==> flow/design.v <==
module ari_unit #(parameter width =16,parameter MSB=32)  
(      input      [width-1:0] A,
       input      [width-1:0] B,
       input                  clk,
       input                  rest,
       input      [1:0]       alu_fun,
       input                  ari_EN,
       output reg [width-1:0] ari_out,  
       output reg             carry_out,
       output reg             ari_flag
       );
       reg  [width-1:0] ari_out_reg;  
 always @(posedge clk or negedge rest)  
       begin 
         if(!rest)
        ari_out <='b0;
      else
          ari_out <=ari_out_reg;
       end  
 always @(*)
      begin 
        carry_out=1'b0;
        ari_flag=1'b0;
        ari_out_reg='b0;
        if(ari_EN)
          begin
          case(alu_fun)    
          2'b00: begin
                 { carry_out,ari_out_reg}=A+B;
                  ari_flag=1'b1;
                  end 
          2'b01:begin
                {carry_out,ari_out_reg}=A-B;                  
                 ari_flag=1'b1;
                end                               
          2'b10:begin
                ari_out_reg=A*B;
                ari_flag=1'b1;
                end                                 
          2'b11:begin
                if(B=='b0)
                  ari_out_reg={width{1'b1}};  
                else
                  ari_out_reg=A/B;
                ari_flag=1'b1;
               end                   
          default: ari_out_reg='b0; 
          endcase
        end  
        else
            begin
            ari_out_reg='b0;
            end   
      end
  endmodule   
module cmp_unit #(parameter width =16)  
(      input      [width-1:0] A,
       input      [width-1:0] B,
       input                  clk,
       input                  rest,
       input      [1:0]       alu_fun,
       input                  cmp_EN,
       output reg [width-1:0] cmp_out,
       output reg             cmp_flag
       );
       reg [width-1:0]  cmp_out_reg; 
 always @(posedge clk or negedge rest)   
       begin 
         if(!rest)
        cmp_out <='b0;
      else
          cmp_out <=cmp_out_reg;
       end  
 always @(*)
      begin 
        cmp_flag=1'b0;
        cmp_out_reg=1'b0;
        if(cmp_EN)
          begin
              case(alu_fun)    
              2'b00: begin
                        cmp_out_reg='b0;
                        cmp_flag=1'b1;
                     end                                       
              2'b01:begin
                     if(A==B)
                       begin
                        cmp_out_reg='b1;
                        cmp_flag=1'b1;
                       end 
                      else
                        begin
                        cmp_out_reg='b0;
                        end
                    end
              2'b10:begin
                     if(A>B)
                       begin
                        cmp_out_reg='b10;
                        cmp_flag=1'b1;
                       end 
                      else
                        begin
                        cmp_out_reg='b0;
                        end
                    end
              2'b11:begin
                     if(A<B)
                       begin
                        cmp_out_reg='b11;
                        cmp_flag=1'b1;
                       end 
                      else
                        begin
                        cmp_out_reg='b0;
                        end
                    end
              default: cmp_out_reg='b0; 
              endcase
       end        
       else
          begin
          cmp_out_reg='b0;
          end 
      end
  endmodule   
module log_unit #(parameter width =16)  
(      input      [width-1:0] A,
       input      [width-1:0] B,
       input                  clk,
       input                  rest,
       input      [1:0]       alu_fun,
       input                  log_EN,
       output reg [width-1:0] log_out,
       output reg             log_flag
       );
       reg  [width-1:0] log_out_reg; 
 always @(posedge clk or negedge rest)   
       begin 
         if(!rest)
        log_out <=1'b0;
      else
          log_out <=log_out_reg;
       end  
 always @(*)
      begin 
        log_flag=1'b0;
        log_out_reg='b0;
        if(log_EN)
        begin  
             case(alu_fun)    
             2'b00: begin                    
                        log_out_reg=A&B;
                        log_flag=1'b1;
                    end                                     
            2'b01:begin     
                        log_out_reg=A|B;
                        log_flag=1'b1;
                   end     
            2'b10:begin                  
                        log_out_reg=~(A&B);
                        log_flag=1'b1;
                  end                    
           2'b11:begin           
                        log_out_reg=~(A|B);
                        log_flag=1'b1;
                 end                  
           default: log_out_reg='b0; 
          endcase  
        end
        else
            begin
            log_out_reg='b0;
            end
      end      
  endmodule   
module shift_unit #(parameter width =16)  
(      input      [width-1:0] A,
       input      [width-1:0] B,
       input                  clk,
       input                  rest,
       input      [1:0]       alu_fun,
       input                  shift_EN,
       output reg [(width*2)-1:0] shift_out,
       output reg             shift_flag
       );
       reg  [(width*2)-1:0]  shift_out_reg; 
 always @(posedge clk or negedge rest)   
       begin 
         if(!rest)
        shift_out <='b0;
      else
          shift_out <=shift_out_reg;
       end  
 always @(*)
      begin 
        shift_flag=1'b0;
        shift_out_reg='b0;
        if(shift_EN)
          begin
          case(alu_fun)    
              2'b00:begin              
                        shift_out_reg=A>>1;
                        shift_flag=1'b1;
                    end                                   
              2'b01:begin
                        shift_out_reg=A<<1;
                        shift_flag=1'b1;
                    end                 
              2'b10:begin
                        shift_out_reg=B>>1;
                        shift_flag=1'b1;
                    end 
              2'b11:begin   
                        shift_out_reg=B<<1;
                        shift_flag=1'b1;
                    end 
             default: shift_out_reg='b0; 
             endcase  
          end
          else
             begin
             shift_out_reg='b0;
             end
      end       
  endmodule   
module dec_unit   
(     
       input           [1:0]     alu_fun,
       output    reg             ari_EN,
       output    reg             log_EN,
       output    reg             cmp_EN,
       output    reg             shift_EN
       );
 always @(*)  
       begin 
       ari_EN=1'b0;
       log_EN=1'b0;
       cmp_EN=1'b0;
       shift_EN=1'b0;
       casex(alu_fun)
         2'b00:ari_EN=1'b1;
         2'b11:shift_EN=1'b1;
         2'b10:cmp_EN=1'b1;
         2'b01:log_EN=1'b1;
         default: begin
                   ari_EN=1'b0;
                   log_EN=1'b0;
                   cmp_EN=1'b0;
                   shift_EN=1'b0;
                  end
       endcase           
       end         
endmodule 
module ALU_TOP #(parameter wid =16,parameter MB=32)   
  (
   input  wire [wid-1:0] A,
   input  wire [wid-1:0] B,
   input  wire [3:0]     alu_fun,
   input  wire           clk,
   input  wire           rest,
   output wire  [wid-1:0]  ari_out,   
   output wire            carry_out,
   output wire            ari_flag,
   output wire  [wid-1:0] log_out,
   output wire            log_flag,
   output wire  [wid-1:0] cmp_out,
   output wire            cmp_flag,
   output wire  [wid-1:0] shift_out,
   output wire            shift_flag
   ); 
  wire  AR_EN,LO_EN,CM_EN,SH_EN; 
  wire [1:0]  ms,ls;
  assign ms=alu_fun[1:0];
  assign ls=alu_fun[3:2];
  ari_unit U_arithmatic (
  .A(A),
  .B(B),
  .clk(clk),
  .rest(rest),
  .alu_fun(ms),
  .ari_EN(AR_EN),
  .ari_out(ari_out),
  .carry_out(carry_out),
  .ari_flag(ari_flag)
  );
  cmp_unit U_compare (
  .A(A),
  .B(B),
  .clk(clk),
  .rest(rest),
  .alu_fun(ms),
  .cmp_EN(CM_EN),
  .cmp_out(cmp_out),
  .cmp_flag(cmp_flag)
  );
  log_unit U_logic (
  .A(A),
  .B(B),
  .clk(clk),
  .rest(rest),
  .alu_fun(ms),
  .log_EN(LO_EN),
  .log_out(log_out),
  .log_flag(log_flag)
  );
  shift_unit U_shift (
  .A(A),
  .B(B),
  .clk(clk),
  .rest(rest),
  .alu_fun(ms),
  .shift_EN(SH_EN),
  .shift_out(shift_out),
  .shift_flag(shift_flag)
  );
  dec_unit U_decoder (
  .alu_fun(ls),
  .cmp_EN(CM_EN),
  .ari_EN(AR_EN),
  .shift_EN(SH_EN),
  .log_EN(LO_EN)
  );
endmodule 
make LEC_CHECK=0 ABC_AREA=1 CAP_MARGIN=20 CELL_PAD_IN_SITES_GLOBAL_PLACEMENT=2 CORE_ASPECT_RATIO=1.12 CORE_MARGIN=6 CORE_UTILIZATION=56 CTS_CLUSTER_DIAMETER=196 CTS_CLUSTER_SIZE=68 GPL_ROUTABILITY_DRIVEN=1 GPL_TIMING_DRIVEN=1 MAX_ROUTING_LAYER=met5 PLACE_DENSITY=0.51 SLEW_MARGIN=20 TNS_END_PERCENT=65 finish   # period 29.5 ns
run.sh (not shown) runs the stock make flow with config.mk's settings and CLKGATE_MAP_FILE=.
The starting point never finished: it broke off in global placement without I/O (3_1_place_gp_skip_io).
Rerun with:
CELL_PAD_IN_SITES_GLOBAL_PLACEMENT = not set   (was 2)
CORE_UTILIZATION = 58   (was 56)
GPL_ROUTABILITY_DRIVEN = not set   (was 1)
GPL_TIMING_DRIVEN = not set   (was 1)
HOLD_SLACK_MARGIN = 0.06   (was not set)
PLACE_DENSITY = 0.43   (was 0.51)
SETUP_SLACK_MARGIN = -1.64   (was not set)
SLEW_MARGIN = 0   (was 20)
TNS_END_PERCENT = 10   (was 65)
With this change the flow reached the layout checks and failed them: negative setup slack.
Area after synthesis does not change.
Die area drops by about 3.2%.
Synthesized cell count is unchanged.
Rerun with:
CORE_UTILIZATION = 49   (was 58)
HOLD_SLACK_MARGIN = 0.25   (was 0.06)
PLACE_DENSITY = 0.5   (was 0.43)
SETUP_SLACK_MARGIN = -0.4   (was -1.64)
SLEW_MARGIN = 20   (was 0)
The changed run produced a clean layout.
Combinational power is higher by 7.0%.
Wire length increases by 8.7%.
Synthesized cell count is unchanged.
Cell area grows by 13%.
Global-route usage decreases by 3.3 points.
Worst setup slack gets better by 0.84 ns.
Via count went up by 4.2%.
Hold slack hardly moves.
First-iteration DRC count drops by 13%.
Rerun with:
CELL_PAD_IN_SITES_GLOBAL_PLACEMENT = 2   (was not set)
CORE_MARGIN = 2   (was 6)
CORE_UTILIZATION = 63   (was 49)
GPL_TIMING_DRIVEN = 0   (was not set)
HOLD_SLACK_MARGIN = not set   (was 0.25)
MAX_ROUTING_LAYER = met4   (was met5)
PLACE_DENSITY = 0.51   (was 0.5)
TNS_END_PERCENT = 65   (was 10)
The changed run stopped in global placement without I/O (3_1_place_gp_skip_io).
Die area goes down by a quarter to a third.
Synthesized cell count stays the same.
Synthesized area does not change.
Power figures rest on the tool's default switching activity, not on a simulated workload.
